File: flow/design.v
module DECODER_UNIT
(input wire [1:0]            alu_fun,
output reg arith_enable,logic_enable,comp_enable,shift_enable);
  always@(*)
  begin
    arith_enable = 1'b0;
    logic_enable = 1'b0;
    comp_enable = 1'b0;
    shift_enable = 1'b0;
    case(alu_fun)
      4'b00:arith_enable = 1'b1;
      4'b01:logic_enable = 1'b1;
      4'b10:comp_enable = 1'b1;
      4'b11:shift_enable = 1'b1;
      default: begin
            arith_enable = 1'b0;
            logic_enable = 1'b0;
            comp_enable =1'b 0;
            shift_enable = 1'b0;
        end
      endcase
  end
endmodule
module ARITHMATIC_UNIT#(parameter alu_width =16)
(
  input wire [alu_width-1:0]  A,B,
  input wire                  clk,rst,
  input wire arith_enable,
  input wire [1:0]            alu_fun,
  output reg                  arith_flag,carry_out,
  output reg [alu_width-1:0]  arith_out);
reg [alu_width:0] arith_out_reg;
wire carry_out_reg;
reg arith_flag_reg;  
always@(posedge clk or negedge rst)
begin
  if(!rst)
    begin
    arith_out <= 16'b0;
    carry_out <= 16'b0;
    arith_flag <= 16'b0;
    end
  else
   begin
    arith_out <= arith_out_reg[alu_width-1:0];
    carry_out <= carry_out_reg;
    arith_flag <= arith_flag_reg;
   end 
end
always@(*)
  begin
    arith_out_reg   = 1'b0  ;
    arith_flag_reg  = 1'b0 ;
      if(arith_enable)
        begin
    case(alu_fun)  
    4'b00:begin
    arith_out_reg   = A+B  ;
    arith_flag_reg  = 1'b1 ;
            end
    4'b01:begin
    arith_out_reg   = A-B  ;
    arith_flag_reg  = 1'b1 ;
           end
    4'b10:begin
    arith_out_reg   = A*B  ;
    arith_flag_reg  = 1'b1 ;
            end
    4'b11:begin
    arith_out_reg   = (B == 0) ? {1'b0, {alu_width{1'b1}}} : A/B  ;
    arith_flag_reg  = 1'b1 ;
           end
          endcase
          end    
end
assign carry_out_reg = arith_out_reg[alu_width] ;
endmodule
module LOGIC_UNIT#(parameter alu_width =16)
(
  input wire [alu_width-1:0]  A,B,
  input wire                  clk,rst,
  input wire logic_enable,
  input wire [1:0]            alu_fun,
  output reg                  logic_flag,
  output reg [alu_width-1:0]  logic_out);
reg [alu_width-1:0] logic_out_reg;
reg logic_flag_reg;
always @ (posedge clk or negedge rst)
 begin 
   if (!rst)
     begin
      logic_out  <= 'b0 ;
      logic_flag <= 'b0 ;	
	 end
   else
     begin   
      logic_out  <= logic_out_reg ;
      logic_flag <= logic_flag_reg ;
	 end
 end	
always@(*)
begin
    logic_out_reg  = 1'b0  ;
    logic_flag_reg = 1'b0 ;
    if(logic_enable)
        begin
    case(alu_fun)  
    4'b00:begin
    logic_out_reg   = A&B  ;
    logic_flag_reg  = 1'b1 ;
            end
    4'b01:begin
    logic_out_reg   = A|B  ;
    logic_flag_reg  = 1'b1 ;
           end
    4'b10:begin
    logic_out_reg   = ~(A&B) ;
    logic_flag_reg  = 1'b1 ;
            end
    4'b11:begin
    logic_out_reg   = ~(A|B) ;
    logic_flag_reg  = 1'b1 ;
           end
          endcase
          end            
end 
endmodule
module comparsion_unit#(parameter alu_width =16)
(
  input wire [alu_width-1:0]  A,B,
  input wire                  clk,rst,
  input wire comp_enable,
  input wire [1:0]            alu_fun,
  output reg                  comp_flag,
  output reg [alu_width-1:0]  comp_out);
reg comp_out_reg ;
reg  comp_flag_reg ;
always @ (posedge clk or negedge rst)
 begin 
   if (!rst)
     begin
      comp_out  <= 'b0 ;
      comp_flag <= 'b0 ;	
	 end
   else
     begin   
      comp_out  <= comp_out_reg ;
      comp_flag <= comp_flag_reg ;
	 end
 end
always@(*)
    begin
      comp_out_reg = 1'b0;
      comp_flag_reg = 1'b0;
      if(comp_enable)
        begin
  case(alu_fun)
      4'b00:begin
      comp_out_reg = 1'b0;
      comp_flag_reg = 1'b1;
      end 
      4'b01:begin
        comp_flag_reg  = 1'b1;
        if(A==B)
           begin
    comp_out_reg = 1'b1;
          end
       else
          begin
    comp_out_reg   = 1'b0;
          end
        end
    4'b10:begin
      comp_flag_reg  = 1'b1 ;
      if(A > B)
        begin
    comp_out_reg   = 1'b1;
        end
    else
        begin
    comp_out_reg   = 1'b0;
        end
        end
    4'b11:begin
      comp_flag_reg  = 1'b1;
      if(A < B)
          begin
    comp_out_reg   = 16'b1;
          end
    else
          begin
    comp_out_reg   = 1'b0;
          end
      end
   endcase
          end
   end
  endmodule
module shift_unit#(parameter alu_width =16)
(
  input wire [alu_width-1:0]  A,B,
  input wire                  clk,rst,
  input wire                shift_enable,
  input wire [1:0]            alu_fun,
  output reg                  shift_flag,
  output reg [alu_width-1:0]  shift_out);
reg [alu_width-1:0]  shift_out_reg ;
reg shift_flag_reg ;
always @ (posedge clk or negedge rst)
 begin 
   if (!rst)
     begin
      shift_out  <= 'b0 ;
      shift_flag <= 'b0 ;	
	 end
   else
     begin   
      shift_out  <= shift_out_reg ;
      shift_flag <= shift_flag_reg ;
	 end
 end
   always@(*)
begin
        shift_out_reg = 1'b0;
        shift_flag_reg = 1'b0;
      if(shift_enable)
        begin
      case(alu_fun)  
        4'b00:begin
        shift_flag_reg = 1'b1;
        shift_out_reg = A >> 1;
        end
        4'b01:begin
        shift_out_reg = A << 1;
        shift_flag_reg = 1'b1;
        end
        4'b10:begin
        shift_flag_reg = 1'b1;
        shift_out_reg = B >> 1;
         end
        4'b11:begin
        shift_flag_reg = 1'b1;
        shift_out_reg = B << 1;
        end
      endcase
end
end 
endmodule
module TOP_VIEW#(parameter alu_width =16)
(
  input wire [alu_width-1:0]    A,B,
  input wire                    clk,rst,
  input wire [3:0]              alu_fun,
  output wire                   arith_flag,carry_out,logic_flag,comp_flag,shift_flag,
  output wire [alu_width-1:0]   arith_out,logic_out,comp_out,shift_out
  );
wire                  comp_enable ;
wire                  shift_enable ;
wire                  logic_enable ;
wire                  arith_enable ;
  DECODER_UNIT U_decoder(
  .alu_fun(alu_fun[3:2]),
  .arith_enable(arith_enable),
  .logic_enable(logic_enable),
  .shift_enable(shift_enable),
  .comp_enable(comp_enable)
  );
  ARITHMATIC_UNIT U_arithmatic(
  .A(A),
  .arith_enable(arith_enable),
  .B(B),
  .clk(clk),
  .rst(rst),
  .alu_fun(alu_fun[1:0]),
  .arith_out(arith_out),
  .arith_flag(arith_flag),
  .carry_out(carry_out)
  );
   LOGIC_UNIT U_logic(
  .A(A),
  .logic_enable(logic_enable),
  .B(B),
  .clk(clk),
  .rst(rst),
  .alu_fun(alu_fun[1:0]),
  .logic_out(logic_out),
  .logic_flag(logic_flag)
   );
   comparsion_unit U_comp (
  .A(A),
  .comp_enable(comp_enable),
  .B(B),
  .clk(clk),
  .rst(rst),
  .alu_fun(alu_fun[1:0]),
  .comp_out(comp_out),
  .comp_flag(comp_flag)
  );
  shift_unit U_shift(
  .A(A),
  .shift_enable(shift_enable),
  .B(B),
  .clk(clk),
  .rst(rst),
  .alu_fun(alu_fun[1:0]),
  .shift_out(shift_out),
  .shift_flag(shift_flag)
  );
endmodule
File: flow/run.sh
#!/bin/bash
# the make line also repeats each setting of config.mk as NAME=value (left out here)
make -C /OpenROAD-flow-scripts/flow DESIGN_CONFIG=/design/flow/config.mk WORK_HOME=/design/flow/orfs CLKGATE_MAP_FILE= finish
File: flow/constraint.sdc
create_clock -name core_clock -period 13.7 [get_ports {clk}]
set_input_delay 2.7400 -clock core_clock [delete_from_list [all_inputs] [get_ports {clk}]]
set_output_delay 2.7400 -clock core_clock [all_outputs]
set_load 0.01 [all_outputs]
File: flow/config.mk
export PLATFORM = sky130hd
export DESIGN_NAME = TOP_VIEW
export DESIGN_NICKNAME = TOP_VIEW
export VERILOG_FILES = /design/flow/design.v
export SDC_FILE = /design/flow/constraint.sdc
export NUM_CORES = 4
export LEC_CHECK = 0
export ABC_AREA = 1
export CAP_MARGIN = 20
export CORE_ASPECT_RATIO = 0.69
export CORE_MARGIN = 2
export CORE_UTILIZATION = 69
export CTS_CLUSTER_DIAMETER = 400
export CTS_CLUSTER_SIZE = 99
export PLACE_DENSITY = 0.37
export SETUP_SLACK_MARGIN = 4.03
export SLEW_MARGIN = 20
export TNS_END_PERCENT = 10
==> results of run 1 <==
==> what timing repair did <==
action                                 4_1_cts
pin swaps                                   90
setup endpoints to repair                   11
resized                                    107
buffers inserted                            95
endpoints found under the hold margin        0
cloned                                       5
==> per-layer routing <==
metal  track usage (%)  GRT overflow
met1              80.4             4
met3              65.1             1
met5              28.3             0
met2              96.3            78
met4              83.6            54
==> stage by stage <==
step           instance area, um^2  setup WS (ns)
2_1_floorplan                16600         -12.26
3_3_place_gp                 20600         -12.51
3_5_place_dp                 20600         -14.45
4_1_cts                      21900         -12.95
==> flow.log, run 1 <==
[report] implementation figures
[metrics] multiplexer share of the synthesized area: 0.0619%
[metrics] IO buf count: 91
[metrics] run status: did not finish
[metrics] most common cell in the synthesized netlist: sky130_fd_sc_hd__nand2_1
[metrics] area of the chip: 24,700 um^2
[metrics] Core Area: 23,000 um^2
[metrics] combinational family with the most area after synthesis: adder cells
[metrics] share of flip-flops with an asynchronous set or reset: 100%
[metrics] Mapped Avg Cell Area: 6.72 um^2
[metrics] post-synthesis compound-gate area fraction: 16.9%
[metrics] height of the chip: 131 um
[metrics] root buffer cell: sky130_fd_sc_hd__clkbuf_16
[metrics] terminating stage of the flow: global routing (5_1_grt)
[metrics] I/O pin count: 107
[metrics] Row Count: 46
[metrics] chip area line of the yosys report: 16,200 um^2
[metrics] Cells after Synth: 2,405
[metrics] Seq share, synth: 8.36%
[metrics] Total Routing Usage GR: 80.5%
[metrics] Synthesis Warnings: 5
[metrics] Synth Area in Simple Gates: 22.1%
[metrics] global-route congestion overflow total: 137
[metrics] Clock Sink Count: 54
[metrics] commonest cells in the synthesized netlist: 565 x sky130_fd_sc_hd__nand2_1, 435 x sky130_fd_sc_hd__inv_1, 251 x sky130_fd_sc_hd__ha_1, 172 x sky130_fd_sc_hd__a21oi_1, 97 x sky130_fd_sc_hd__o21ai_0
[metrics] Post-Synth Adder-Cell Area: 31.3%
[metrics] ys flops: 54
[metrics] deepest level of the CTS H-tree: 2
[metrics] First Err: [ERROR GRT-0116] Global routing finished with congestion. Check the congestion regions in the DRC Viewer.
[metrics] distinct cell type count after synthesis: 64
[metrics] detailed-placement wirelength estimate: 50,800 um
[metrics] cell type with the largest total area after synthesis: sky130_fd_sc_hd__ha_1
[metrics] Chip Width: 188 um
[metrics] effective utilization at floorplan: 70.4%
[metrics] number of placed instances with taps included: 3,164
[metrics] EDFF count, synth: 0
[metrics] number of buffers added by the clock tree synthesis step: 5
[metrics] final weighted congestion of routability-driven global placement: 1.01
[metrics] Top area cell types: sky130_fd_sc_hd__ha_1 19%, sky130_fd_sc_hd__nand2_1 13%, sky130_fd_sc_hd__fa_1 12%, sky130_fd_sc_hd__inv_1 10%, sky130_fd_sc_hd__dfrtp_1 8.4%
[metrics] top flip-flop cell by instance count after synthesis: sky130_fd_sc_hd__dfrtp_1
[metrics] share of Yosys cell area claimed by the top area cell type: 19.4%
[metrics] number of buffers on the longest clock path: 2
[metrics] XORs/XNORs by Area: 6.94%
[metrics] count of hold buffers inserted by post-cts repair: 0
[metrics] number of cell instances after yosys synthesis: 2,405
[metrics] Cell Area, Synth: 16,200 um^2
==> inputs of run 2 (changes only) <==
- CORE_ASPECT_RATIO: 0.69 -> unset
- CORE_UTILIZATION: 69 -> 66
- CTS_CLUSTER_DIAMETER: 400 -> 45
- CTS_CLUSTER_SIZE: 99 -> unset
- PLACE_DENSITY: 0.37 -> unset
- SETUP_SLACK_MARGIN: 4.03 -> unset
- TNS_END_PERCENT: 10 -> 5
- clock period: 13.7 -> 28.7 ns (I/O delays scaled with it)
==> flow.log, run 2 <==
[report] implementation figures
[metrics] EDFF count, synth: 0
[metrics] combinational family with the most area after synthesis: adder cells
[metrics] run status: did not finish
[metrics] deepest level of the CTS H-tree: 2
[metrics] Chip Width: 160 um
[metrics] IO buf count: 91
[metrics] effective utilization at floorplan: 66.9%
[metrics] count of hold buffers inserted by post-cts repair: 0
[metrics] number of cell instances after yosys synthesis: 2,405
[metrics] detailed-placement wirelength estimate: 47,200 um
[metrics] Mapped Avg Cell Area: 6.72 um^2
[metrics] terminating stage of the flow: global routing (5_1_grt)
[metrics] Cell Area, Synth: 16,200 um^2
[metrics] distinct cell type count after synthesis: 64
[metrics] number of buffers on the longest clock path: 2
[metrics] First Err: [ERROR GRT-0232] Routing congestion too high. Check the congestion heatmap in the GUI.
[metrics] Seq share, synth: 8.36%
[metrics] ys flops: 54
[metrics] multiplexer share of the synthesized area: 0.0619%
[metrics] most common cell in the synthesized netlist: sky130_fd_sc_hd__nand2_1
[metrics] Core Area: 24,200 um^2
[metrics] Row Count: 57
[metrics] commonest cells in the synthesized netlist: 565 x sky130_fd_sc_hd__nand2_1, 435 x sky130_fd_sc_hd__inv_1, 251 x sky130_fd_sc_hd__ha_1, 172 x sky130_fd_sc_hd__a21oi_1, 97 x sky130_fd_sc_hd__o21ai_0
[metrics] Clock Sink Count: 54
[metrics] Top area cell types: sky130_fd_sc_hd__ha_1 19%, sky130_fd_sc_hd__nand2_1 13%, sky130_fd_sc_hd__fa_1 12%, sky130_fd_sc_hd__inv_1 10%, sky130_fd_sc_hd__dfrtp_1 8.4%
[metrics] height of the chip: 160 um
[metrics] Synth Area in Simple Gates: 22.1%
[metrics] number of buffers added by the clock tree synthesis step: 5
[metrics] share of flip-flops with an asynchronous set or reset: 100%
[metrics] global-route congestion overflow total: 10
[metrics] Post-Synth Adder-Cell Area: 31.3%
[metrics] cell type with the largest total area after synthesis: sky130_fd_sc_hd__ha_1
[metrics] share of Yosys cell area claimed by the top area cell type: 19.4%
[metrics] post-synthesis compound-gate area fraction: 16.9%
[metrics] Cells after Synth: 2,405
[metrics] XORs/XNORs by Area: 6.94%
[metrics] I/O pin count: 107
[metrics] root buffer cell: sky130_fd_sc_hd__clkbuf_16
[metrics] final weighted congestion of routability-driven global placement: 1.02
[metrics] top flip-flop cell by instance count after synthesis: sky130_fd_sc_hd__dfrtp_1
[metrics] Synthesis Warnings: 5
[metrics] Total Routing Usage GR: 77.7%
[metrics] area of the chip: 25,800 um^2
[metrics] Setup WS pre-CTS: -1.93 ns
[metrics] chip area line of the yosys report: 16,200 um^2
[run 2: per-layer routing]
metal  track usage, %  GRT overflow
met5             28.4             0
met4             80.9             2
met3             62.1             0
met2             94.5             8
met1             76.5             0
[run 2: timing repair]
action,CTS
pin swaps,33
gates cloned,2
buffers inserted,27
resized,61
setup endpoints to repair,2
[run 2: stage by stage]
step	utilization (%)	instance area, um^2	hold WS, ns	instances
floorplan	-	16600	5.44	2420
global placement	84.5	20400	5.90	3143
detailed placement	84.5	20400	5.91	3143
CTS	87.1	21100	5.60	3180
==> inputs of run 3 (changes only) <==
- ABC_AREA: 1 -> unset
- CAP_MARGIN: 20 -> 0
- CELL_PAD_IN_SITES_GLOBAL_PLACEMENT: unset -> 3
- CORE_MARGIN: 2 -> 10
- CORE_UTILIZATION: 66 -> 40
- CTS_CLUSTER_DIAMETER: 45 -> 240
- GPL_ROUTABILITY_DRIVEN: unset -> 1
- GPL_TIMING_DRIVEN: unset -> 0
- HOLD_SLACK_MARGIN: unset -> 0.23
- MAX_ROUTING_LAYER: unset -> met4
- MIN_ROUTING_LAYER: unset -> met2
- SETUP_SLACK_MARGIN: unset -> 4.03
- SLEW_MARGIN: 20 -> 25
- TNS_END_PERCENT: 5 -> 35
- clock period: 28.7 -> 22.0 ns (I/O delays scaled with it)
==> flow.log, run 3 <==
[report] extracting results
[metrics] run status: failed layout checks
[metrics] causes of the layout check failure: setup timing
[metrics] unrepaired setup endpoints after global routing: yes
[metrics] cell family with the largest share of critical-path delay: AND-OR/OR-AND gates
[metrics] switching power: 742 uW
[metrics] detailed-placement wirelength estimate: 51,500 um
[metrics] maximum fanout along the worst path: 10
[metrics] number of buffers added by the clock tree synthesis step: 5
[metrics] Hold Vio Cnt, Final: 0
[metrics] VDD IR-drop max: 0.0923 mV
[metrics] CP max stage delay: 0.63 ns
[metrics] slew at the pin closest to its max-slew limit: 1.20 ns
[metrics] XORs/XNORs by Area: 7.94%
[metrics] Critical Path Sink Type: flip-flop
[metrics] Cell Area, Synth: 16,200 um^2
[metrics] clk pwr: 99.7 uW
[metrics] Slew Limit Fails: 0
[metrics] Mapped Avg Cell Area: 7.89 um^2
[metrics] class of the worst hold path: input port to asynchronous set/reset pin
[metrics] Top area cell types: sky130_fd_sc_hd__ha_1 19%, sky130_fd_sc_hd__fa_1 12%, sky130_fd_sc_hd__dfrtp_1 8.3%, sky130_fd_sc_hd__xnor2_1 5.7%, sky130_fd_sc_hd__nor2_1 5.6%
[metrics] drc violations: 0
[metrics] root buffer cell: sky130_fd_sc_hd__clkbuf_16
[metrics] Total Routing Usage GR: 46.2%
[metrics] Startpoint Class: input port
[metrics] Logic power comb: 1210 uW
[metrics] Clock Sink Count: 54
[metrics] distinct cell type count after synthesis: 103
[metrics] number of buffers on the longest clock path: 2
[metrics] TNS Setup: -25.37 ns
[metrics] number of DRC violations after detailed-routing iteration 0: 5,065
[metrics] number of nets still failing antenna checks after routing: 0
[metrics] cell type with the largest total area after synthesis: sky130_fd_sc_hd__ha_1
[metrics] main power-consuming group: combinational cells
[metrics] worst setup path endpoint: U_arithmatic.arith_out[0]
[metrics] CTS tree: yes
[metrics] combinational family with the most area after synthesis: adder cells
[metrics] fraction of power consumed by sequential logic: 7.8%
[metrics] iteration tally of the first detailed-router pass: 14
[metrics] clock slew seen by the registers of the worst setup and hold paths: 0.10 ns
[metrics] antenna violations before repair: 1
[metrics] most repeated library cell on the critical path: sky130_fd_sc_hd__buf_4
[metrics] height of the chip: 221 um
[metrics] Power, Total: 1420 uW
[metrics] fraction of power spent switching nets: 52.2%
[metrics] leakage power: 0.0101 uW
[metrics] top flip-flop cell by instance count after synthesis: sky130_fd_sc_hd__dfrtp_1
[metrics] multiplexer share of the synthesized area: 5.87%
[metrics] shortest clock period the worst path allows after layout: 31.00 ns
[metrics] wire length per cell after detailed routing: 25.3 um
[metrics] Post-Synth Adder-Cell Area: 31.2%
[metrics] worst-case setup margin in the final layout: -9.00 ns
[metrics] I/O pin count: 107
[metrics] Row Count: 73
[metrics] final critical-path share of the clock period: 141%
[metrics] Seq share, synth: 8.33%
[metrics] share of Yosys cell area claimed by the top area cell type: 19.4%
[metrics] achievable frequency: 0.0323 GHz
[metrics] part of the total power dissipated in the clock network: 7.0%
[metrics] area taken by flip-flops and latches: 1350 um^2
[metrics] Bufs and invs on worst path: 52
[metrics] headroom to the max-slew limit: 20.3%
[metrics] instance count on the critical path: 151
[metrics] Max-Cap Viols: 0
[metrics] combinational power share: 85.2%
[metrics] chip area line of the yosys report: 16,200 um^2
[metrics] global-route wire length before repair: 109,000 um
[metrics] Chip Width: 221 um
[metrics] CP max stage cell: sky130_fd_sc_hd__or4_4
[metrics] EDFF count, synth: 0
[metrics] reported sequential group power: 111 uW
[metrics] number of fill cells in the layout: 3,702
[metrics] most common cell in the synthesized netlist: sky130_fd_sc_hd__ha_1
[metrics] critical path class: input port to flip-flop
[metrics] pin count of the biggest net entering global routing: 38
[metrics] tally of OpenROAD warnings: 66
[metrics] Synthesis Warnings: 5
[metrics] Final setup violation count: 5
[metrics] CP Data Required Time: 22.23 ns
[metrics] via count of the first global-routing pass: 25,379
[metrics] Cells after Synth: 2,054
[metrics] CP arrival: 31.22 ns
[metrics] count of hold buffers inserted by post-cts repair: 0
[metrics] Hold Slack: 3.96 ns
[metrics] number of cell instances after yosys synthesis: 2,054
[metrics] Total Wirelength: 74,700 um
[metrics] post-synthesis compound-gate area fraction: 19.3%
[metrics] # nets final: 2,801
[metrics] final weighted congestion of routability-driven global placement: 1.03
[metrics] via total after detailed routing: 23,478
[metrics] footprint of the multi-input gates: 15,500 um^2
[metrics] area of the chip: 49,000 um^2
[metrics] Internal Pwr Total: 679 uW
[metrics] area added between synthesis and finish: 36.6%
[metrics] effective utilization at floorplan: 40.6%
[metrics] crit path launch: B[0]
[metrics] commonest cells in the synthesized netlist: 251 x sky130_fd_sc_hd__ha_1, 242 x sky130_fd_sc_hd__nor2_1, 199 x sky130_fd_sc_hd__inv_1, 180 x sky130_fd_sc_hd__nand2_1, 113 x sky130_fd_sc_hd__a21oi_1
[metrics] power density of the placed cells: 64.2 nW/um^2
[metrics] number of vias per cell after detailed routing: 7.96
[metrics] Synth Area in Simple Gates: 19.8%
[metrics] Core Area: 39,900 um^2
[metrics] IO buf count: 89
[metrics] deepest level of the CTS H-tree: 2
[metrics] global-route congestion overflow total: 0
[metrics] share of flip-flops with an asynchronous set or reset: 100%
[metrics] ys flops: 54
run 3: cell type report:
cell class                      count  area share [%]
Antenna cell                        6          0.0678
Buffer                            101            3.17
Clock buffer                        5           0.565
Clock inverter                      3           0.215
Inverter                          204            3.78
Multi-Input combinational cell   1710            70.0
Sequential cell                    54            6.10
Tap cell                          525            2.97
Timing Repair Buffer              338            13.0
Timing Repair inverter              2           0.113
run 3: repair_timing:
item,in CTS,in global routing
gates resized,316,76
cloned,4,0
setup endpoints to repair,8,8
setup buffers,201,43
pin swaps,145,91
run 3: per-layer routing:
layer,up-vias,global-route usage [%],wire length [um]
met4,0,9.14,9650
met5,-,-,0
met2,6563,51.2,33500
li1,7794,-,-
met3,1045,61.7,31500
met1,8076,-,0
run 3: stage by stage:
stage                     setup slack (ns)  util (%)  std cells  cell area, um^2
after floorplan                      -7.30         -       2069            16900
final                                -9.00      55.5       2948            22100
after global placement              -13.94      46.2       2683            18400
after global routing                 -9.86      55.5       2947            22100
after detailed placement            -13.65      46.3       2686            18500
after CTS                            -8.32      53.7       2899            21400
==> inputs of run 4 (changes only) <==
- CAP_MARGIN: 0 -> 20
- CELL_PAD_IN_SITES_GLOBAL_PLACEMENT: 3 -> unset
- CORE_MARGIN: 10 -> 2
- CORE_UTILIZATION: 40 -> 67
- CTS_CLUSTER_DIAMETER: 240 -> unset
- GPL_ROUTABILITY_DRIVEN: 1 -> unset
- GPL_TIMING_DRIVEN: 0 -> unset
- HOLD_SLACK_MARGIN: 0.23 -> unset
- MAX_ROUTING_LAYER: met4 -> unset
- MIN_ROUTING_LAYER: met2 -> unset
- SETUP_SLACK_MARGIN: 4.03 -> -0.33
- SLEW_MARGIN: 25 -> 20
- TNS_END_PERCENT: 35 -> unset
- clock period: 22.0 -> 29.5 ns (I/O delays scaled with it)
==> flow.log, run 4 <==
[report] implementation figures
[metrics] effective utilization at floorplan: 68.7%
[metrics] combinational family with the most area after synthesis: adder cells
[metrics] XORs/XNORs by Area: 7.94%
[metrics] number of cell instances after yosys synthesis: 2,054
[metrics] share of flip-flops with an asynchronous set or reset: 100%
[metrics] commonest cells in the synthesized netlist: 251 x sky130_fd_sc_hd__ha_1, 242 x sky130_fd_sc_hd__nor2_1, 199 x sky130_fd_sc_hd__inv_1, 180 x sky130_fd_sc_hd__nand2_1, 113 x sky130_fd_sc_hd__a21oi_1
[metrics] post-synthesis compound-gate area fraction: 19.3%
[metrics] share of Yosys cell area claimed by the top area cell type: 19.4%
[metrics] number of placed instances with taps included: 2,850
[metrics] final weighted congestion of routability-driven global placement: 1.07
[metrics] I/O pin count: 107
[metrics] EDFF count, synth: 0
[metrics] Total Routing Usage GR: 91.4%
[metrics] IO buf count: 91
[metrics] ys flops: 54
[metrics] deepest level of the CTS H-tree: 2
[metrics] run status: did not finish
[metrics] Chip Width: 160 um
[metrics] terminating stage of the flow: global routing (5_1_grt)
[metrics] Post-Synth Adder-Cell Area: 31.2%
[metrics] distinct cell type count after synthesis: 103
[metrics] global-route congestion overflow total: 511
[metrics] count of hold buffers inserted by post-cts repair: 0
[metrics] First Err: [ERROR GRT-0116] Global routing finished with congestion. Check the congestion regions in the DRC Viewer.
[metrics] Row Count: 56
[metrics] Synthesis Warnings: 5
[metrics] chip area line of the yosys report: 16,200 um^2
[metrics] Cell Area, Synth: 16,200 um^2
[metrics] Synth Area in Simple Gates: 19.8%
[metrics] number of buffers on the longest clock path: 2
[metrics] Cells after Synth: 2,054
[metrics] height of the chip: 160 um
[metrics] root buffer cell: sky130_fd_sc_hd__clkbuf_16
[metrics] most common cell in the synthesized netlist: sky130_fd_sc_hd__ha_1
[metrics] Core Area: 23,600 um^2
[metrics] detailed-placement wirelength estimate: 52,300 um
[metrics] Top area cell types: sky130_fd_sc_hd__ha_1 19%, sky130_fd_sc_hd__fa_1 12%, sky130_fd_sc_hd__dfrtp_1 8.3%, sky130_fd_sc_hd__xnor2_1 5.7%, sky130_fd_sc_hd__nor2_1 5.6%
[metrics] area of the chip: 25,500 um^2
[metrics] Mapped Avg Cell Area: 7.89 um^2
[metrics] number of buffers added by the clock tree synthesis step: 5
[metrics] Clock Sink Count: 54
[metrics] top flip-flop cell by instance count after synthesis: sky130_fd_sc_hd__dfrtp_1
[metrics] cell type with the largest total area after synthesis: sky130_fd_sc_hd__ha_1
[metrics] multiplexer share of the synthesized area: 5.87%
[metrics] Seq share, synth: 8.33%
## run 4: metrics by stage
stage | setup WS, ns | area [um^2]
4_1_cts | -1.55 | 22800
3_5_place_dp | -3.15 | 21100
3_3_place_gp | -1.71 | 21100
2_1_floorplan | -1.35 | 16900
## run 4: per-layer routing
layer	track usage, %	overflow
met5	58.0	6
met4	96.2	142
met3	83.5	21
met2	103	310
met1	87.3	32
## run 4: what timing repair did
action,CTS
pin swaps,141
buffers inserted,107
setup endpoints to repair,2
resized,222
==> inputs of run 5 (changes only) <==
- ABC_AREA: unset -> 0
- CAP_MARGIN: 20 -> 30
- CELL_PAD_IN_SITES_DETAIL_PLACEMENT: unset -> 0
- CELL_PAD_IN_SITES_GLOBAL_PLACEMENT: unset -> 2
- CORE_MARGIN: 2 -> 4
- CORE_UTILIZATION: 67 -> 56
- CTS_CLUSTER_SIZE: unset -> 62
- GPL_ROUTABILITY_DRIVEN: unset -> 0
- GPL_TIMING_DRIVEN: unset -> 1
- HOLD_SLACK_MARGIN: unset -> 0.05
- MAX_ROUTING_LAYER: unset -> met5
- MIN_ROUTING_LAYER: unset -> met1
- PLACE_DENSITY: unset -> 0.92
- SETUP_SLACK_MARGIN: -0.33 -> 4.3
- SLEW_MARGIN: 20 -> 10
- TNS_END_PERCENT: unset -> 5
- clock period: 29.5 -> 49.3 ns (I/O delays scaled with it)
==> flow.log, run 5 <==
[report] implementation figures
[metrics] post-synthesis compound-gate area fraction: 19.3%
[metrics] effective utilization at floorplan: 56.6%
[metrics] terminating stage of the flow: global placement without I/O (3_1_place_gp_skip_io)
[metrics] Core Area: 28,600 um^2
[metrics] XORs/XNORs by Area: 7.94%
[metrics] chip area line of the yosys report: 16,200 um^2
[metrics] Chip Width: 178 um
[metrics] Cell Area, Synth: 16,200 um^2
[metrics] number of cell instances after yosys synthesis: 2,054
[metrics] ys flops: 54
[metrics] distinct cell type count after synthesis: 103
[metrics] cell type with the largest total area after synthesis: sky130_fd_sc_hd__ha_1
[metrics] Synth Area in Simple Gates: 19.8%
[metrics] area of the chip: 31,700 um^2
[metrics] Synthesis Warnings: 5
[metrics] share of Yosys cell area claimed by the top area cell type: 19.4%
[metrics] First Err: [ERROR GPL-0301] Utilization 102.365 % exceeds 100%.
[metrics] Seq share, synth: 8.33%
[metrics] Mapped Avg Cell Area: 7.89 um^2
[metrics] most common cell in the synthesized netlist: sky130_fd_sc_hd__ha_1
[metrics] multiplexer share of the synthesized area: 5.87%
[metrics] Cells after Synth: 2,054
[metrics] Post-Synth Adder-Cell Area: 31.2%
[metrics] EDFF count, synth: 0
[metrics] commonest cells in the synthesized netlist: 251 x sky130_fd_sc_hd__ha_1, 242 x sky130_fd_sc_hd__nor2_1, 199 x sky130_fd_sc_hd__inv_1, 180 x sky130_fd_sc_hd__nand2_1, 113 x sky130_fd_sc_hd__a21oi_1
[metrics] top flip-flop cell by instance count after synthesis: sky130_fd_sc_hd__dfrtp_1
[metrics] combinational family with the most area after synthesis: adder cells
[metrics] run status: did not finish
[metrics] height of the chip: 178 um
[metrics] Row Count: 62
[metrics] share of flip-flops with an asynchronous set or reset: 100%
[metrics] Top area cell types: sky130_fd_sc_hd__ha_1 19%, sky130_fd_sc_hd__fa_1 12%, sky130_fd_sc_hd__dfrtp_1 8.3%, sky130_fd_sc_hd__xnor2_1 5.7%, sky130_fd_sc_hd__nor2_1 5.6%
==> inputs of run 6 (changes only) <==
- ABC_AREA: 0 -> unset
- CAP_MARGIN: 30 -> 20
- CELL_PAD_IN_SITES_DETAIL_PLACEMENT: 0 -> unset
- CELL_PAD_IN_SITES_GLOBAL_PLACEMENT: 2 -> 3
- CORE_ASPECT_RATIO: unset -> 1.82
- CORE_MARGIN: 4 -> 2
- CORE_UTILIZATION: 56 -> 40
- CTS_CLUSTER_DIAMETER: unset -> 371
- CTS_CLUSTER_SIZE: 62 -> 100
- GPL_ROUTABILITY_DRIVEN: 0 -> unset
- GPL_TIMING_DRIVEN: 1 -> unset
- HOLD_SLACK_MARGIN: 0.05 -> unset
- MAX_ROUTING_LAYER: met5 -> met4
- MIN_ROUTING_LAYER: met1 -> unset
- PLACE_DENSITY: 0.92 -> unset
- SETUP_SLACK_MARGIN: 4.3 -> unset
- SLEW_MARGIN: 10 -> 20
- TNS_END_PERCENT: 5 -> 10
- clock period: 49.3 -> 36.0 ns (I/O delays scaled with it)
==> flow.log, run 6 <==
[report] extracting results
[metrics] run status: no timing/DRC/antenna violations
[metrics] worst setup path endpoint: U_arithmatic.arith_out[0]
[metrics] IO buf count: 91
[metrics] drc violations: 0
[metrics] commonest cells in the synthesized netlist: 251 x sky130_fd_sc_hd__ha_1, 242 x sky130_fd_sc_hd__nor2_1, 199 x sky130_fd_sc_hd__inv_1, 180 x sky130_fd_sc_hd__nand2_1, 113 x sky130_fd_sc_hd__a21oi_1
[metrics] cell family with the largest share of critical-path delay: AND-OR/OR-AND gates
[metrics] final critical-path share of the clock period: 96.1%
[metrics] Cells after Synth: 2,054
[metrics] Bufs and invs on worst path: 20
[metrics] Slew Limit Fails: 0
[metrics] Seq share, synth: 8.33%
[metrics] Synth Area in Simple Gates: 19.8%
[metrics] tally of OpenROAD warnings: 63
[metrics] main power-consuming group: combinational cells
[metrics] Clock Sink Count: 54
[metrics] worst-case setup margin in the final layout: 1.41 ns
[metrics] CP arrival: 34.79 ns
[metrics] Max-Cap Viols: 0
[metrics] detailed-placement wirelength estimate: 52,300 um
[metrics] headroom to the max-slew limit: 42.9%
[metrics] shortest clock period the worst path allows after layout: 34.59 ns
[metrics] CP max stage delay: 0.55 ns
[metrics] Row Count: 99
[metrics] height of the chip: 276 um
[metrics] uppermost routed layer: met4
[metrics] most common cell in the synthesized netlist: sky130_fd_sc_hd__ha_1
[metrics] antenna violations before repair: 1
[metrics] deepest level of the CTS H-tree: 2
[metrics] Mapped Avg Cell Area: 7.89 um^2
[metrics] Top area cell types: sky130_fd_sc_hd__ha_1 19%, sky130_fd_sc_hd__fa_1 12%, sky130_fd_sc_hd__dfrtp_1 8.3%, sky130_fd_sc_hd__xnor2_1 5.7%, sky130_fd_sc_hd__nor2_1 5.6%
[metrics] number of nets still failing antenna checks after routing: 0
[metrics] number of buffers on the longest clock path: 2
[metrics] Setup WS pre-CTS: -1.32 ns
[metrics] Total Wirelength: 65,800 um
[metrics] CP max stage cell: sky130_fd_sc_hd__clkdlybuf4s50_1
[metrics] Final setup violation count: 0
[metrics] routed length on met2: 35,000 um
[metrics] leakage power: 0.00896 uW
[metrics] combinational family with the most area after synthesis: adder cells
[metrics] Cell Area, Synth: 16,200 um^2
[metrics] via count of the first global-routing pass: 16,241
[metrics] area added between synthesis and finish: 17.5%
[metrics] post-synthesis compound-gate area fraction: 19.3%
[metrics] fraction of power spent switching nets: 52.2%
[metrics] # nets final: 2,599
[metrics] Post-Synth Adder-Cell Area: 31.2%
[metrics] distinct cell type count after synthesis: 103
[metrics] top flip-flop cell by instance count after synthesis: sky130_fd_sc_hd__dfrtp_1
[metrics] share of Yosys cell area claimed by the top area cell type: 19.4%
[metrics] crit path launch: B[6]
[metrics] clock slew seen by the registers of the worst setup and hold paths: 0.08 ns
[metrics] fraction of power consumed by sequential logic: 8.7%
[metrics] reported sequential group power: 66.9 uW
[metrics] power density of the placed cells: 40.3 nW/um^2
[metrics] number of buffers added by the clock tree synthesis step: 5
[metrics] XORs/XNORs by Area: 7.94%
[metrics] most repeated library cell on the critical path: sky130_fd_sc_hd__buf_4
[metrics] class of the worst hold path: input port to asynchronous set/reset pin
[metrics] via total after detailed routing: 15,777
[metrics] share of flip-flops with an asynchronous set or reset: 100%
[metrics] Critical Path Sink Type: flip-flop
[metrics] detailed-route wire length on metal 1: 24,200 um
[metrics] count of hold buffers inserted by post-cts repair: 0
[metrics] EDFF count, synth: 0
[metrics] cell type with the largest total area after synthesis: sky130_fd_sc_hd__ha_1
[metrics] final weighted congestion of routability-driven global placement: 0.937
[metrics] Internal Pwr Total: 367 uW
[metrics] number of DRC violations after detailed-routing iteration 0: 751
[metrics] wire length per cell after detailed routing: 24.2 um
[metrics] effective utilization at floorplan: 40.5%
[metrics] Total Routing Usage GR: 31.5%
[metrics] area taken by flip-flops and latches: 1350 um^2
[metrics] chip area line of the yosys report: 16,200 um^2
[metrics] root buffer cell: sky130_fd_sc_hd__clkbuf_16
[metrics] Chip Width: 153 um
[metrics] Startpoint Class: input port
[metrics] multiplexer share of the synthesized area: 5.87%
[metrics] slew at the pin closest to its max-slew limit: 0.856 ns
[metrics] part of the total power dissipated in the clock network: 6.3%
[metrics] switching power: 401 uW
[metrics] Synthesis Warnings: 5
[metrics] critical path class: input port to flip-flop
[metrics] ys flops: 54
[metrics] CTS tree: yes
[metrics] achievable frequency: 0.0289 GHz
[metrics] pin count of the biggest net entering global routing: 74
[metrics] CP Data Required Time: 36.20 ns
[metrics] global-route wire length before repair: 97,900 um
[metrics] number of fill cells in the layout: 4,093
[metrics] Logic power comb: 653 uW
[metrics] global-route congestion overflow total: 0
[metrics] iteration tally of the first detailed-router pass: 6
[metrics] DR WL met3: 2490 um
[metrics] Power, Total: 768 uW
[metrics] VDD IR-drop max: 0.0445 mV
[metrics] number of vias per cell after detailed routing: 5.80
[metrics] maximum fanout along the worst path: 14
[metrics] combinational power share: 85.0%
[metrics] number of cell instances after yosys synthesis: 2,054
[metrics] I/O pin count: 107
[metrics] Hold Vio Cnt, Final: 0
[metrics] clk pwr: 48.6 uW
[metrics] Hold Slack: 7.02 ns
[metrics] area of the chip: 42,200 um^2
[metrics] instance count on the critical path: 130
[metrics] footprint of the multi-input gates: 14,100 um^2
[metrics] Core Area: 40,000 um^2
## run 6: repair_timing
action                     in CTS  in global routing
pin swaps                       3                 24
setup endpoints to repair       1                  2
gates resized                  19                 88
buffers inserted                3                 31
hold endpoints to repair        0                  0
## run 6: layout make-up
class	instances	area share [%]
clock inverter	2	0.0788
sequential	54	7.09
inverter	204	4.03
tap	505	3.32
antenna	1	0.0131
multi-input combinational	1710	74.2
clock buffer	5	0.657
timing repair buffer	239	10.6
## run 6: routing by layer
metal | GRT usage, % | up-vias
met5 | - | -
met4 | 16.0 | 0
met3 | 2.14 | 172
met2 | 59.7 | 460
met1 | 32.7 | 7700
li1 | - | 7445
## run 6: stage by stage
step	cells	setup TNS [ns]	util (%)	cell area [um^2]
final	2720	0	47.6	19000
after floorplan	2069	0	-	16300
after global placement	2678	-0.953	45.5	18200
after global routing	2720	-0.176	47.6	19000
after CTS	2688	0	46.1	18400
after detailed placement	2678	-1.32	45.5	18200
==> inputs of run 7 (changes only) <==
- CELL_PAD_IN_SITES_GLOBAL_PLACEMENT: 3 -> unset
- CORE_ASPECT_RATIO: 1.82 -> unset
- CORE_UTILIZATION: 40 -> 58
- CTS_CLUSTER_DIAMETER: 371 -> 41
- CTS_CLUSTER_SIZE: 100 -> unset
- MAX_ROUTING_LAYER: met4 -> unset
- SETUP_SLACK_MARGIN: unset -> -1.7
- TNS_END_PERCENT: 10 -> unset
- clock period: 36.0 -> 19.0 ns (I/O delays scaled with it)
==> flow.log, run 7 <==
[report] extracting results
[metrics] Row Count: 61
[metrics] causes of the layout check failure: setup timing
[metrics] Critical Path Sink Type: flip-flop
[metrics] Top area cell types: sky130_fd_sc_hd__ha_1 19%, sky130_fd_sc_hd__fa_1 12%, sky130_fd_sc_hd__dfrtp_1 8.3%, sky130_fd_sc_hd__xnor2_1 5.7%, sky130_fd_sc_hd__nor2_1 5.6%
[metrics] Total Routing Usage GR: 45.7%
[metrics] shortest clock period the worst path allows after layout: 31.14 ns
[metrics] Cell Area, Synth: 16,200 um^2
[metrics] Final setup violation count: 7
[metrics] run status: failed layout checks
[metrics] critical path class: input port to flip-flop
[metrics] Core Area: 27,600 um^2
[metrics] share of flip-flops with an asynchronous set or reset: 100%
[metrics] distinct cell type count after synthesis: 103
[metrics] drc violations: 0
[metrics] leakage power: 0.0115 uW
[metrics] Internal Pwr Total: 823 uW
[metrics] instance count on the critical path: 135
[metrics] Hold Vio Cnt, Final: 0
[metrics] CP arrival: 31.32 ns
[metrics] CP max stage delay: 1.02 ns
[metrics] worst setup path endpoint: U_arithmatic.arith_out[0]
[metrics] part of the total power dissipated in the clock network: 6.0%
[metrics] final core utilization: 85.0%
[metrics] Total Wirelength: 73,700 um
[metrics] most repeated library cell on the critical path: sky130_fd_sc_hd__buf_4
[metrics] height of the chip: 171 um
[metrics] Power, Total: 1650 uW
[metrics] number of DRC violations after detailed-routing iteration 0: 2,232
[metrics] count of hold buffers inserted by post-cts repair: 0
[metrics] root buffer cell: sky130_fd_sc_hd__clkbuf_16
[metrics] slew at the pin closest to its max-slew limit: 1.29 ns
[metrics] deepest level of the CTS H-tree: 2
[metrics] area added between synthesis and finish: 44.9%
[metrics] CP Data Required Time: 19.19 ns
[metrics] number of placed instances with taps included: 2,922
[metrics] number of cell instances after yosys synthesis: 2,054
[metrics] class of the worst hold path: input port to asynchronous set/reset pin
[metrics] tally of OpenROAD warnings: 66
[metrics] chip area line of the yosys report: 16,200 um^2
[metrics] final critical-path share of the clock period: 164%
[metrics] Slew Limit Fails: 0
[metrics] share of Yosys cell area claimed by the top area cell type: 19.4%
[metrics] # nets final: 3,072
[metrics] most common cell in the synthesized netlist: sky130_fd_sc_hd__ha_1
[metrics] cell type with the largest total area after synthesis: sky130_fd_sc_hd__ha_1
[metrics] combinational power share: 86.2%
[metrics] cell family with the largest share of critical-path delay: AND-OR/OR-AND gates
[metrics] top flip-flop cell by instance count after synthesis: sky130_fd_sc_hd__dfrtp_1
[metrics] switching power: 824 uW
[metrics] I/O pin count: 107
[metrics] CTS tree: yes
[metrics] commonest cells in the synthesized netlist: 251 x sky130_fd_sc_hd__ha_1, 242 x sky130_fd_sc_hd__nor2_1, 199 x sky130_fd_sc_hd__inv_1, 180 x sky130_fd_sc_hd__nand2_1, 113 x sky130_fd_sc_hd__a21oi_1
[metrics] Post-Synth Adder-Cell Area: 31.2%
[metrics] post-synthesis compound-gate area fraction: 19.3%
[metrics] reported sequential group power: 127 uW
[metrics] unrepaired setup endpoints after global routing: yes
[metrics] headroom to the max-slew limit: 13.5%
[metrics] XORs/XNORs by Area: 7.94%
[metrics] achievable frequency: 0.0321 GHz
[metrics] clock slew seen by the registers of the worst setup and hold paths: 0.08 ns
[metrics] maximum fanout along the worst path: 7
[metrics] TNS Setup: -45.39 ns
[metrics] ys flops: 54
[metrics] via count of the first global-routing pass: 19,289
[metrics] crit path launch: A[15]
[metrics] Chip Width: 171 um
[metrics] global-route wire length before repair: 103,000 um
[metrics] number of buffers added by the clock tree synthesis step: 5
[metrics] EDFF count, synth: 0
[metrics] detailed-placement wirelength estimate: 48,300 um
[metrics] fraction of power spent switching nets: 50.0%
[metrics] antenna violations before repair: 2
[metrics] pin count of the biggest net entering global routing: 55
[metrics] Seq share, synth: 8.33%
[metrics] Hold Slack: 3.64 ns
[metrics] Bufs and invs on worst path: 20
[metrics] number of nets still failing antenna checks after routing: 0
[metrics] number of buffers on the longest clock path: 2
[metrics] iteration tally of the first detailed-router pass: 9
[metrics] fraction of power consumed by sequential logic: 7.7%
[metrics] Synthesis Warnings: 5
[metrics] final weighted congestion of routability-driven global placement: 0.996
[metrics] Synth Area in Simple Gates: 19.8%
[metrics] Final Non-Filler Cells: 3,068
[metrics] Mapped Avg Cell Area: 7.89 um^2
[metrics] combinational family with the most area after synthesis: adder cells
[metrics] clk pwr: 99.3 uW
[metrics] VDD IR-drop max: 0.112 mV
[metrics] global-route congestion overflow total: 0
[metrics] Cells after Synth: 2,054
[metrics] power density of the placed cells: 70.1 nW/um^2
[metrics] Max-Cap Viols: 0
[metrics] number of vias per cell after detailed routing: 6.42
[metrics] wire length per cell after detailed routing: 24.0 um
[metrics] Startpoint Class: input port
[metrics] multiplexer share of the synthesized area: 5.87%
[metrics] Logic power comb: 1420 uW
[metrics] effective utilization at floorplan: 58.7%
[metrics] area of the chip: 29,300 um^2
[metrics] Clock Sink Count: 54
[metrics] CP max stage cell: sky130_fd_sc_hd__nor3_1
[metrics] via total after detailed routing: 19,688
[metrics] IO buf count: 91
[metrics] main power-consuming group: combinational cells
[metrics] worst-case setup margin in the final layout: -12.14 ns
==> run 7: repair_timing <==
item | 4_1_cts | 5_1_grt
setup buffers | 113 | 26
pin swaps | 98 | 58
resized | 212 | 59
endpoints found under the setup margin | 5 | 6
gates cloned | 1 | 0
==> run 7: cell type report <==
type	count	area, um^2
Multi-Input combinational cell	1710	15100
Timing Repair Buffer	712	5660
Fill cell	1591	4130
Sequential cell	54	1350
Inverter	204	787
Tap cell	378	473
Clock buffer	5	125
Clock inverter	3	28.8
Antenna cell	2	5.00
==> run 7: metrics by stage <==
| stage | instance area [um^2] | setup slack (ns) |
|---|---|---|
| after floorplan | 16900 | -9.70 |
| after global placement | 21300 | -10.33 |
| after detailed placement | 21300 | -11.05 |
| after CTS | 23000 | -9.23 |
| after global routing | 23500 | -12.84 |
| final | 23500 | -12.14 |
==> run 7: layer usage <==
| metal | GRT usage, % | share of wire, % | up-vias |
|---|---|---|---|
| met1 | 54.8 | 35 | 9173 |
| met5 | 0 | 0 | - |
| met3 | 11.1 | 13 | 616 |
| li1 | - | - | 8403 |
| met4 | 28.1 | 9.3 | 0 |
| met2 | 74.0 | 43 | 1496 |
==> inputs of run 8 (changes only) <==
- CORE_ASPECT_RATIO: unset -> 0.5
- CORE_UTILIZATION: 58 -> 40
- CTS_CLUSTER_DIAMETER: 41 -> 144
- CTS_CLUSTER_SIZE: unset -> 100
- MAX_ROUTING_LAYER: unset -> met4
- SETUP_SLACK_MARGIN: -1.7 -> -2.0
- TNS_END_PERCENT: unset -> 5
- clock period: 19.0 -> 36.0 ns (I/O delays scaled with it)
==> flow.log, run 8 <==
[report] extracting results
[metrics] run status: failed layout checks
[metrics] causes of the layout check failure: setup timing
[metrics] part of the total power dissipated in the clock network: 6.9%
[metrics] shortest clock period the worst path allows after layout: 36.19 ns
[metrics] headroom to the max-slew limit: 36.8%
[metrics] I/O pin count: 107
[metrics] Chip Width: 289 um
[metrics] XORs/XNORs by Area: 7.94%
[metrics] crit path launch: B[0]
[metrics] pin count of the biggest net entering global routing: 55
[metrics] Bufs and invs on worst path: 14
[metrics] switching power: 390 uW
[metrics] EDFF count, synth: 0
[metrics] layer with the highest usage after global routing: met2
[metrics] combinational family with the most area after synthesis: adder cells
[metrics] number of DRC violations after detailed-routing iteration 0: 1,234
[metrics] clk pwr: 52.3 uW
[metrics] global-route wire length before repair: 89,100 um
[metrics] top flip-flop cell by instance count after synthesis: sky130_fd_sc_hd__dfrtp_1
[metrics] Final setup violation count: 1
[metrics] leakage power: 0.00874 uW
[metrics] via count of the first global-routing pass: 15,007
[metrics] CP max stage cell: sky130_fd_sc_hd__o31ai_2
[metrics] number of cell instances after yosys synthesis: 2,054
[metrics] slew at the pin closest to its max-slew limit: 0.947 ns
[metrics] main power-consuming group: combinational cells
[metrics] CP max stage delay: 0.70 ns
[metrics] Clock Sink Count: 54
[metrics] number of buffers on the longest clock path: 2
[metrics] most repeated library cell on the critical path: sky130_fd_sc_hd__ha_1
[metrics] area added between synthesis and finish: 13.9%
[metrics] CTS tree: yes
[metrics] reported sequential group power: 67.6 uW
[metrics] CP Data Required Time: 36.19 ns
[metrics] iteration tally of the first detailed-router pass: 5
[metrics] critical path class: input port to flip-flop
[metrics] share of flip-flops with an asynchronous set or reset: 100%
[metrics] cell family with the largest share of critical-path delay: AND-OR/OR-AND gates
[metrics] number of nets still failing antenna checks after routing: 0
[metrics] # nets final: 2,562
[metrics] root buffer cell: sky130_fd_sc_hd__clkbuf_16
[metrics] via total after detailed routing: 15,573
[metrics] final weighted congestion of routability-driven global placement: 0.993
[metrics] Core Area: 40,200 um^2
[metrics] Cell Area, Synth: 16,200 um^2
[metrics] maximum fanout along the worst path: 19
[metrics] distinct cell type count after synthesis: 103
[metrics] effective utilization at floorplan: 40.3%
[metrics] met2 track demand over resource: 44.3%
[metrics] Top area cell types: sky130_fd_sc_hd__ha_1 19%, sky130_fd_sc_hd__fa_1 12%, sky130_fd_sc_hd__dfrtp_1 8.3%, sky130_fd_sc_hd__xnor2_1 5.7%, sky130_fd_sc_hd__nor2_1 5.6%
[metrics] Total Wirelength: 58,300 um
[metrics] Total Routing Usage GR: 28.2%
[metrics] Post-Synth Adder-Cell Area: 31.2%
[metrics] IO buf count: 91
[metrics] Row Count: 52
[metrics] worst-case setup margin in the final layout: -0.191 ns
[metrics] final critical-path share of the clock period: 101%
[metrics] deepest level of the CTS H-tree: 2
[metrics] drc violations: 0
[metrics] post-synthesis compound-gate area fraction: 19.3%
[metrics] CP arrival: 36.38 ns
[metrics] count of hold buffers inserted by post-cts repair: 0
[metrics] clock slew seen by the registers of the worst setup and hold paths: 0.07 ns
[metrics] number of placed instances with taps included: 2,706
[metrics] Slew Limit Fails: 0
[metrics] Synth Area in Simple Gates: 19.8%
[metrics] Max-Cap Viols: 0
[metrics] achievable frequency: 0.0276 GHz
[metrics] Startpoint Class: input port
[metrics] global-route congestion overflow total: 0
[metrics] Synthesis Warnings: 5
[metrics] Logic power comb: 633 uW
[metrics] Internal Pwr Total: 363 uW
[metrics] most common cell in the synthesized netlist: sky130_fd_sc_hd__ha_1
[metrics] power density of the placed cells: 40.8 nW/um^2
[metrics] count of inserted antenna diode cells: 0
[metrics] Cells after Synth: 2,054
[metrics] fraction of power spent switching nets: 51.8%
[metrics] number of buffers added by the clock tree synthesis step: 5
[metrics] cell type with the largest total area after synthesis: sky130_fd_sc_hd__ha_1
[metrics] commonest cells in the synthesized netlist: 251 x sky130_fd_sc_hd__ha_1, 242 x sky130_fd_sc_hd__nor2_1, 199 x sky130_fd_sc_hd__inv_1, 180 x sky130_fd_sc_hd__nand2_1, 113 x sky130_fd_sc_hd__a21oi_1
[metrics] TNS Setup: -0.191 ns
[metrics] tally of OpenROAD warnings: 61
[metrics] VDD IR-drop max: 0.0503 mV
[metrics] combinational power share: 84.1%
[metrics] share of Yosys cell area claimed by the top area cell type: 19.4%
[metrics] GR met1 Demand/Resource: 39.3%
[metrics] fraction of power consumed by sequential logic: 9.0%
[metrics] Critical Path Sink Type: flip-flop
[metrics] instance count on the critical path: 133
[metrics] GR met3 Demand/Resource: 3.70%
[metrics] Final Non-Filler Cells: 2,718
[metrics] multiplexer share of the synthesized area: 5.87%
[metrics] Power, Total: 753 uW
[metrics] class of the worst hold path: input port to asynchronous set/reset pin
[metrics] detailed-placement wirelength estimate: 45,900 um
[metrics] area of the chip: 42,300 um^2
[metrics] Seq share, synth: 8.33%
[metrics] Hold Vio Cnt, Final: 0
[metrics] Mapped Avg Cell Area: 7.89 um^2
[metrics] antenna violations before repair: 1
[metrics] number of vias per cell after detailed routing: 5.73
[metrics] chip area line of the yosys report: 16,200 um^2
[metrics] ys flops: 54
[metrics] wire length per cell after detailed routing: 21.5 um
[metrics] height of the chip: 146 um
[metrics] worst setup path endpoint: U_arithmatic.arith_out[0]
-- run 8: layout make-up --
class                           count  area (um^2)
Sequential cell                    54         1350
Multi-Input combinational cell   1710        13800
Clock inverter                      2         16.3
Tap cell                          540          676
Fill cell                        4054        21700
Clock buffer                        6          139
Timing Repair Buffer              202         1740
Inverter                          204          766
-- run 8: what timing repair did --
action	CTS	global route
resized	0	15
endpoints found under the setup margin	0	1
buffers inserted	0	4
-- run 8: through the flow --
stage          worst slack, ns  hold slack [ns]  instance area [um^2]  utilization (%)
4_1_cts                 -0.623             7.06                 18400             45.7
6_report                -0.191             7.03                 18500             45.9
3_5_place_dp            -0.760             7.39                 18200             45.3
5_1_grt                  -2.13             7.09                 18500             45.9
3_3_place_gp            -0.396             7.37                 18200             45.3
2_1_floorplan            0.234             6.90                 16300                -
-- run 8: per-layer routing --
metal	vias up	routed length [um]
li1	7353	-
met1	7595	26900
met2	554	26300
met3	71	4120
met4	0	1100
met5	-	0
==> inputs of run 9 (changes only) <==
- ABC_AREA: unset -> 1
- CORE_ASPECT_RATIO: 0.5 -> unset
- CORE_UTILIZATION: 40 -> 58
- CTS_CLUSTER_DIAMETER: 144 -> 45
- CTS_CLUSTER_SIZE: 100 -> unset
- MAX_ROUTING_LAYER: met4 -> unset
- SETUP_SLACK_MARGIN: -2.0 -> unset
- clock period: 36.0 -> 23.9 ns (I/O delays scaled with it)
==> flow.log, run 9 <==
[report] extracting results
[metrics] number of nets still failing antenna checks after routing: 0
[metrics] distinct cell type count after synthesis: 64
[metrics] final critical-path share of the clock period: 122%
[metrics] Startpoint Class: input port
[metrics] leakage power: 0.0126 uW
[metrics] global-route wire length before repair: 91,900 um
[metrics] main power-consuming group: combinational cells
[metrics] Critical Path Sink Type: flip-flop
[metrics] slew at the pin closest to its max-slew limit: 1.00 ns
[metrics] deepest level of the CTS H-tree: 2
[metrics] ys flops: 54
[metrics] fraction of power spent switching nets: 50.9%
[metrics] Final setup violation count: 4
[metrics] tally of OpenROAD warnings: 66
[metrics] share of Yosys cell area claimed by the top area cell type: 19.4%
[metrics] Core Area: 27,600 um^2
[metrics] iteration tally of the first detailed-router pass: 6
[metrics] multiplexer share of the synthesized area: 0.0619%
[metrics] crit path launch: B[6]
[metrics] top flip-flop cell by instance count after synthesis: sky130_fd_sc_hd__dfrtp_1
[metrics] number of DRC violations after detailed-routing iteration 0: 1,706
[metrics] pin count of the biggest net entering global routing: 55
[metrics] placement-stage cell area: 20,700 um^2
[metrics] critical path class: input port to flip-flop
[metrics] fraction of power consumed by sequential logic: 8.4%
[metrics] Cells after Synth: 2,405
[metrics] Bufs and invs on worst path: 31
[metrics] worst-case setup margin in the final layout: -5.17 ns
[metrics] Max-Cap Viols: 0
[metrics] area of all placed cells without fillers: 22,800 um^2
[metrics] Synthesis Warnings: 5
[metrics] post-synthesis compound-gate area fraction: 16.9%
[metrics] detailed-placement wirelength estimate: 44,900 um
[metrics] Post-Synth Adder-Cell Area: 31.3%
[metrics] IO buf count: 91
[metrics] VDD IR-drop max: 0.0816 mV
[metrics] CP Data Required Time: 24.06 ns
[metrics] switching power: 620 uW
[metrics] wire length per cell after detailed routing: 19.2 um
[metrics] Total Routing Usage GR: 40.2%
[metrics] area added between synthesis and finish: 40.9%
[metrics] count of hold buffers inserted by post-cts repair: 0
[metrics] via total after detailed routing: 19,039
[metrics] Clock Sink Count: 54
[metrics] commonest cells in the synthesized netlist: 565 x sky130_fd_sc_hd__nand2_1, 435 x sky130_fd_sc_hd__inv_1, 251 x sky130_fd_sc_hd__ha_1, 172 x sky130_fd_sc_hd__a21oi_1, 97 x sky130_fd_sc_hd__o21ai_0
[metrics] final weighted congestion of routability-driven global placement: 1.04
[metrics] Top area cell types: sky130_fd_sc_hd__ha_1 19%, sky130_fd_sc_hd__nand2_1 13%, sky130_fd_sc_hd__fa_1 12%, sky130_fd_sc_hd__inv_1 10%, sky130_fd_sc_hd__dfrtp_1 8.4%
[metrics] Cell Area, Synth: 16,200 um^2
[metrics] achievable frequency: 0.0344 GHz
[metrics] shortest clock period the worst path allows after layout: 29.07 ns
[metrics] effective utilization at floorplan: 58.5%
[metrics] CP max stage delay: 0.55 ns
[metrics] part of the total power dissipated in the clock network: 7.2%
[metrics] chip area line of the yosys report: 16,200 um^2
[metrics] Total Wirelength: 64,100 um
[metrics] Synth Area in Simple Gates: 22.1%
[metrics] cell type with the largest total area after synthesis: sky130_fd_sc_hd__ha_1
[metrics] clk pwr: 87.6 uW
[metrics] cell family with the largest share of critical-path delay: simple AND/OR/NAND/NOR gates
[metrics] height of the chip: 171 um
[metrics] number of cell instances after yosys synthesis: 2,405
[metrics] XORs/XNORs by Area: 6.94%
[metrics] Internal Pwr Total: 598 uW
[metrics] instance count on the critical path: 206
[metrics] power density of the placed cells: 53.5 nW/um^2
[metrics] most common cell in the synthesized netlist: sky130_fd_sc_hd__nand2_1
[metrics] maximum fanout along the worst path: 8
[metrics] combinational power share: 84.4%
[metrics] number of buffers on the longest clock path: 2
[metrics] combinational family with the most area after synthesis: adder cells
[metrics] causes of the layout check failure: setup timing
[metrics] # nets final: 3,336
[metrics] Seq share, synth: 8.36%
[metrics] Row Count: 61
[metrics] reported sequential group power: 102 uW
[metrics] Hold Vio Cnt, Final: 0
[metrics] CP max stage cell: sky130_fd_sc_hd__or4_4
[metrics] unrepaired setup endpoints after global routing: yes
[metrics] most repeated library cell on the critical path: sky130_fd_sc_hd__nand2_2
[metrics] Chip Width: 171 um
[metrics] Power, Total: 1220 uW
[metrics] Logic power comb: 1030 uW
[metrics] I/O pin count: 107
[metrics] clock slew seen by the registers of the worst setup and hold paths: 0.08 ns
[metrics] Slew Limit Fails: 0
[metrics] run status: failed layout checks
[metrics] CP arrival: 29.23 ns
[metrics] area of the chip: 29,200 um^2
[metrics] worst setup path endpoint: U_arithmatic.arith_out[0]
[metrics] number of vias per cell after detailed routing: 5.72
[metrics] Mapped Avg Cell Area: 6.72 um^2
[metrics] number of buffers added by the clock tree synthesis step: 5
[metrics] CTS tree: yes
[metrics] EDFF count, synth: 0
[metrics] TNS Setup: -10.67 ns
[metrics] headroom to the max-slew limit: 32.7%
[metrics] antenna violations before repair: 2
[metrics] global-route congestion overflow total: 0
[metrics] drc violations: 0
[metrics] class of the worst hold path: input port to asynchronous set/reset pin
[metrics] share of flip-flops with an asynchronous set or reset: 100%
[metrics] via count of the first global-routing pass: 17,934
[metrics] root buffer cell: sky130_fd_sc_hd__clkbuf_16
[run 9: through the flow]
stage / hold slack (ns) / util (%) / cells / worst slack (ns)
after floorplan: 4.48 / - / 2420 / -4.10
after global placement: 4.95 / 74.8 / 3222 / -4.74
after detailed placement: 4.95 / 74.8 / 3222 / -5.74
after CTS: 4.63 / 77.7 / 3275 / -4.35
after global routing: 4.67 / 82.4 / 3330 / -6.62
final: 4.61 / 82.4 / 3331 / -5.17
[run 9: final cells by class]
class,count,area [um^2]
inverter,480,1840
timing repair buffer,621,4900
sequential,54,1350
multi-input combinational,1788,14000
clock inverter,3,43.8
fill,1822,4850
antenna,1,2.50
timing repair inverter,1,6.26
tap,378,473
clock buffer,5,125
[run 9: what timing repair did]
action	4_1_cts	5_1_grt
buffers inserted	42	56
gates cloned	3	2
setup endpoints to repair	4	4
resized	78	256
pin swaps	54	185
[run 9: routing by layer]
layer  GRT usage, %  up-vias  routed length [um]
met5              0        -                  15
met1           48.6     8914               23600
met3           6.18      337                5800
li1               -     8693                   -
met2           68.3     1093               29700
met4           23.0        2                4920
==> inputs of run 10 (changes only) <==
- ABC_AREA: 1 -> unset
- CORE_UTILIZATION: 58 -> 68
- CTS_CLUSTER_DIAMETER: 45 -> 294
- CTS_CLUSTER_SIZE: unset -> 96
- PLACE_DENSITY: unset -> 0.36
- TNS_END_PERCENT: 5 -> 10
- clock period: 23.9 -> 31.6 ns (I/O delays scaled with it)
==> flow.log, run 10 <==
[report] implementation figures
[metrics] chip area line of the yosys report: 16,200 um^2
[metrics] Top area cell types: sky130_fd_sc_hd__ha_1 19%, sky130_fd_sc_hd__fa_1 12%, sky130_fd_sc_hd__dfrtp_1 8.3%, sky130_fd_sc_hd__xnor2_1 5.7%, sky130_fd_sc_hd__nor2_1 5.6%
[metrics] number of cell instances after yosys synthesis: 2,054
[metrics] combinational family with the most area after synthesis: adder cells
[metrics] Row Count: 56
[metrics] Total Routing Usage GR: 81.3%
[metrics] Setup WS pre-CTS: -1.39 ns
[metrics] ys flops: 54
[metrics] distinct cell type count after synthesis: 103
[metrics] Synthesis Warnings: 5
[metrics] terminating stage of the flow: global routing (5_1_grt)
[metrics] number of buffers on the longest clock path: 2
[metrics] Chip Width: 158 um
[metrics] deepest level of the CTS H-tree: 2
[metrics] XORs/XNORs by Area: 7.94%
[metrics] root buffer cell: sky130_fd_sc_hd__clkbuf_16
[metrics] First Err: [ERROR GRT-0232] Routing congestion too high. Check the congestion heatmap in the GUI.
[metrics] run status: did not finish
[metrics] effective utilization at floorplan: 69.1%
[metrics] height of the chip: 158 um
[metrics] Post-Synth Adder-Cell Area: 31.2%
[metrics] post-synthesis compound-gate area fraction: 19.3%
[metrics] Seq share, synth: 8.33%
[metrics] count of hold buffers inserted by post-cts repair: 0
[metrics] Clock Sink Count: 54
[metrics] final weighted congestion of routability-driven global placement: 1.04
[metrics] top flip-flop cell by instance count after synthesis: sky130_fd_sc_hd__dfrtp_1
[metrics] Mapped Avg Cell Area: 7.89 um^2
[metrics] Cell Area, Synth: 16,200 um^2
[metrics] share of flip-flops with an asynchronous set or reset: 100%
[metrics] most common cell in the synthesized netlist: sky130_fd_sc_hd__ha_1
[metrics] Synth Area in Simple Gates: 19.8%
[metrics] number of buffers added by the clock tree synthesis step: 5
[metrics] share of Yosys cell area claimed by the top area cell type: 19.4%
[metrics] area of the chip: 25,100 um^2
[metrics] multiplexer share of the synthesized area: 5.87%
[metrics] global-route congestion overflow total: 143
[metrics] I/O pin count: 107
[metrics] cell type with the largest total area after synthesis: sky130_fd_sc_hd__ha_1
[metrics] Core Area: 23,500 um^2
[metrics] IO buf count: 91
[metrics] detailed-placement wirelength estimate: 47,900 um
[metrics] commonest cells in the synthesized netlist: 251 x sky130_fd_sc_hd__ha_1, 242 x sky130_fd_sc_hd__nor2_1, 199 x sky130_fd_sc_hd__inv_1, 180 x sky130_fd_sc_hd__nand2_1, 113 x sky130_fd_sc_hd__a21oi_1
[metrics] Cells after Synth: 2,054
[metrics] EDFF count, synth: 0
## run 10: stage by stage
step	std cells	instance area, um^2
after global placement	2716	20100
after detailed placement	2716	20100
after CTS	2763	20700
after floorplan	2069	16800
## run 10: timing repair
item / in CTS
setup endpoints to repair: 1
buffers inserted: 39
gates resized: 47
gates cloned: 0
pin swaps: 43
## run 10: routing by layer
layer,track usage (%),GRT overflow
met1,79.4,5
met2,95.8,75
met3,68.3,1
met4,85.0,61
met5,39.5,1
No activity file was given, so power comes from the tool's default toggle rates.
